==> run a: inputs <==
Design wrapper, start of the top module:
module wrapper #(
    parameter DATA_WIDTH = 32,
    parameter ADDR_WIDTH = 8,
    parameter RESP_WIDTH = 3
)
(
    input s3_axi_aclk,
    input s3_axi_aresetn,
    input [ADDR_WIDTH-1:0] s3_axi_awaddr,
    input s3_axi_awvalid,
    output wire s3_axi_awready,
    input [DATA_WIDTH-1:0] s3_axi_wdata,
    input [DATA_WIDTH/8:0] s3_axi_wstrb,
    input s3_axi_wvalid,
    output wire s3_axi_wready,
    output wire [RESP_WIDTH - 1:0] s3_axi_bresp,
    output wire s3_axi_bvalid,
    input s3_axi_bready,
    input [ADDR_WIDTH-1:0] s3_axi_araddr,
    input s3_axi_arvalid,
    output wire s3_axi_arready,
    output wire [DATA_WIDTH-1:0] s3_axi_rdata,
    output wire [RESP_WIDTH - 1:0] s3_axi_rresp,
    output wire s3_axi_rvalid,
    input s3_axi_rready
);
export LEC_CHECK = 0
export CAP_MARGIN = 40
export CELL_PAD_IN_SITES_DETAIL_PLACEMENT = 1
export CELL_PAD_IN_SITES_GLOBAL_PLACEMENT = 0
export CORE_MARGIN = 10
export CORE_UTILIZATION = 40
export CTS_CLUSTER_DIAMETER = 53
export CTS_CLUSTER_SIZE = 57
export GPL_ROUTABILITY_DRIVEN = 0
export PLACE_DENSITY_LB_ADDON = 0.14
export SLEW_MARGIN = 10
create_clock -name core_clock -period 12.7 [get_ports {s3_axi_aclk}]
run.sh (not shown) runs the stock make flow with config.mk's settings and CLKGATE_MAP_FILE=.
==> run b: changes against run a <==
==> flow/config.mk (replaced) <==
export PLATFORM = sky130hd
export DESIGN_NAME = wrapper
export DESIGN_NICKNAME = wrapper
export VERILOG_FILES = /design/flow/design.v
export SDC_FILE = /design/flow/constraint.sdc
export NUM_CORES = 4
export LEC_CHECK = 0
export CAP_MARGIN = 20
export CORE_MARGIN = 2
export CORE_UTILIZATION = 13
export SLEW_MARGIN = 20
==> flow/constraint.sdc (replaced) <==
create_clock -name core_clock -period 10.0 [get_ports {s3_axi_aclk}]
set_input_delay 2.0000 -clock core_clock [delete_from_list [all_inputs] [get_ports {s3_axi_aclk}]]
set_output_delay 2.0000 -clock core_clock [all_outputs]
set_load 0.01 [all_outputs]
==> run c: changes against run a <==
==> flow/config.mk (replaced) <==
export PLATFORM = sky130hd
export DESIGN_NAME = wrapper
export DESIGN_NICKNAME = wrapper
export VERILOG_FILES = /design/flow/design.v
export SDC_FILE = /design/flow/constraint.sdc
export NUM_CORES = 4
export LEC_CHECK = 0
export CAP_MARGIN = 20
export CORE_MARGIN = 2
export CORE_UTILIZATION = 40
export CTS_CLUSTER_DIAMETER = 236
export SLEW_MARGIN = 20
export TNS_END_PERCENT = 45
==> flow/constraint.sdc (replaced) <==
create_clock -name core_clock -period 10.0 [get_ports {s3_axi_aclk}]
set_input_delay 2.0000 -clock core_clock [delete_from_list [all_inputs] [get_ports {s3_axi_aclk}]]
set_output_delay 2.0000 -clock core_clock [all_outputs]
set_load 0.01 [all_outputs]
==> summary of the runs <==
- In sequential cell count, run b and run c do not differ.
- Between run b and run a, the lower sequential power is in run a (gap about 27%, measured against run a).
- Against run b, the final cell count of run a is lower by about 33%.
- The lowest design area belongs to run a, the highest to run b.
- The lowest setup slack belongs to run c, the highest to run a.
==> figures <==
| item | run c | run b | run a |
|---|---|---|---|
| Die outline height | 383.7 um | 670.1 um | 399.7 um |
| Non-filler instance count after layout | 8325 | 12300 | 8238 |
| Rel. slew slack | 22.50% | 27.31% | 37.52% |
| Depth of the critical timing path with buffers and inverters included | 25 | 25 | 26 |
| Final #Nets | 7624 | 7593 | 7552 |
| Hold Worst Slack | 436.2 ps | 450.9 ps | 456.5 ps |
| Total power of the final layout | 5.140 mW | 5.438 mW | 3.699 mW |
| Clock net power | 2.48 mW | 2.77 mW | 1.61 mW |
| Share of cell area taken by flip-flops and latches | 20.65% | 19.13% | 20.93% |
| Run status | no timing/DRC/antenna violations | no timing/DRC/antenna violations | no timing/DRC/antenna violations |
| Reg2Reg Setup Slack | 790 ps | 1040 ps | 3650 ps |

==> 03-13 <==
Starting RTL as in the previous note.
Settings: LEC_CHECK=0, ABC_AREA=0, CAP_MARGIN=20, CORE_MARGIN=2, CORE_UTILIZATION=71, CTS_CLUSTER_DIAMETER=193, CTS_CLUSTER_SIZE=21, GPL_TIMING_DRIVEN=1, MAX_ROUTING_LAYER=met5, PLACE_DENSITY_LB_ADDON=0.05, SETUP_SLACK_MARGIN=0.88, SLEW_MARGIN=20; clock period 8.31 ns.
==> 01-11 (differences from 03-13) <==
==> flow/config.mk (replaced) <==
export PLATFORM = sky130hd
export DESIGN_NAME = wrapper
export DESIGN_NICKNAME = wrapper
export VERILOG_FILES = /design/flow/design.v
export SDC_FILE = /design/flow/constraint.sdc
export NUM_CORES = 4
export LEC_CHECK = 0
export CAP_MARGIN = 20
export CORE_MARGIN = 2
export CORE_UTILIZATION = 66
export SETUP_SLACK_MARGIN = 1.25
export SLEW_MARGIN = 20
==> flow/constraint.sdc (replaced) <==
create_clock -name core_clock -period 8.68 [get_ports {s3_axi_aclk}]
set_input_delay 1.7360 -clock core_clock [delete_from_list [all_inputs] [get_ports {s3_axi_aclk}]]
set_output_delay 1.7360 -clock core_clock [all_outputs]
set_load 0.01 [all_outputs]
==> 03-21 (differences from 03-13) <==
==> flow/config.mk (replaced) <==
export PLATFORM = sky130hd
export DESIGN_NAME = wrapper
export DESIGN_NICKNAME = wrapper
export VERILOG_FILES = /design/flow/design.v
export SDC_FILE = /design/flow/constraint.sdc
export NUM_CORES = 4
export LEC_CHECK = 0
export ABC_AREA = 1
export CAP_MARGIN = 25
export CELL_PAD_IN_SITES_DETAIL_PLACEMENT = 2
export CELL_PAD_IN_SITES_GLOBAL_PLACEMENT = 3
export CORE_MARGIN = 2
export CORE_UTILIZATION = 55
export CTS_CLUSTER_DIAMETER = 366
export CTS_CLUSTER_SIZE = 40
export GPL_ROUTABILITY_DRIVEN = 0
export GPL_TIMING_DRIVEN = 0
export HOLD_SLACK_MARGIN = 0.11
export MAX_ROUTING_LAYER = met5
export PLACE_DENSITY_LB_ADDON = 0.05
export SETUP_SLACK_MARGIN = 2.72
export SLEW_MARGIN = 40
export TNS_END_PERCENT = 50
==> flow/constraint.sdc (replaced) <==
create_clock -name core_clock -period 12.2 [get_ports {s3_axi_aclk}]
set_input_delay 2.4400 -clock core_clock [delete_from_list [all_inputs] [get_ports {s3_axi_aclk}]]
set_output_delay 2.4400 -clock core_clock [all_outputs]
set_load 0.01 [all_outputs]
==> GITHUB_STEP_SUMMARY <==
## Synthesis and layout report

| Metric | Value |
|---|---|
| Most Crowded Layer GR | `met2` |
| Distinct lib cells | `around 94` |
| Cell family with most CP delay | `adder cells` |
| Status | `no timing/DRC/antenna violations` |
| Pin count of the biggest net entering global routing | `138` |
| WL per Instance | `20.54 um` |
| Post_cts resized | `between 100 and 150` |
| Syn Std Cell Area | `between 50000 and 60000 um2` |
| Seq area share | `20.38%` |
| Met2 routed WL | `between 70 and 80 mm` |
| Top Layer Used | `met5` |
The numbers above come from 03-13.

==> GITHUB_STEP_SUMMARY <==
### Yosys + OpenROAD results

| Metric | Value |
|---|---|
| Dominant cell area share | `30.11%` |
| Post-synth mux share | `less than 1%` |
| Commonest cells post-synth | `inv_1, nand2_1, nor2_1` |
| Stop stage | `global placement without I/O` |
| Area contributors post-synth | `fa_1, dfxtp_1, inv_1, nand2_1, nor2_1` |
| Distinct lib cells | `between 50 and 60` |
| Status | `stopped before the end` |
| Largest family of logic cells by area | `adder cells` |
| Syn Std Cell Area | `between 50000 and 60000 um2` |
| Cells after synthesis | `a little under 8000` |
| Top_reg_cell synth | `dfxtp_1` |
| Post-synth area from yosys stat | `roughly 60000 um2` |
| Synth warn | `3` |
| AO/OA Area Share | `about 7.4%` |
| Error message | `[ERROR FLW-0024] Place density exceeds 1.0 (current PLACE_DENSITY_LB_ADDON =  0.05). Please check if the value of  PLACE_DENSITY_LB_ADDON is between 0 and 0.99.` |
| Post-synthesis async set-or-reset flop share | `0%` |
| Die ar. | `111100 um2` |
| Yosys Instances | `approximately 7900` |
| Core box area | `107400 um2` |
| Adder Share, Synth | `a little over a third` |
| FP Util | `between 50% and 60%` |
The numbers above come from 03-21.

==> GITHUB_STEP_SUMMARY <==
## Synthesis and layout report

| Metric | Value |
|---|---|
| Status | `no timing/DRC/antenna violations` |
| Chip height | `299.6 um` |
| Distinct lib cells | `94` |
| Most Crowded Layer GR | `met2` |
| Pin count of the biggest net entering global routing | `between 200 and 250` |
| Pwr/cell area | `~94 nW/um2` |
| Cell family with most CP delay | `adder cells` |
| Clock-cell share | `between 3 and 4%` |
| Top Layer Used | `met5` |
| Seq area share | `about a fifth` |
| Post_cts resized | `~160` |
| Post-layout min period | `between 8 and 9 ns` |
| Syn Std Cell Area | `slightly below 60000 um2` |
| WL per Instance | `roughly 21 um` |
| Non-clock buffers | `approximately 380` |
The numbers above come from 01-11.

No activity file was given, so power comes from the tool's default toggle rates.
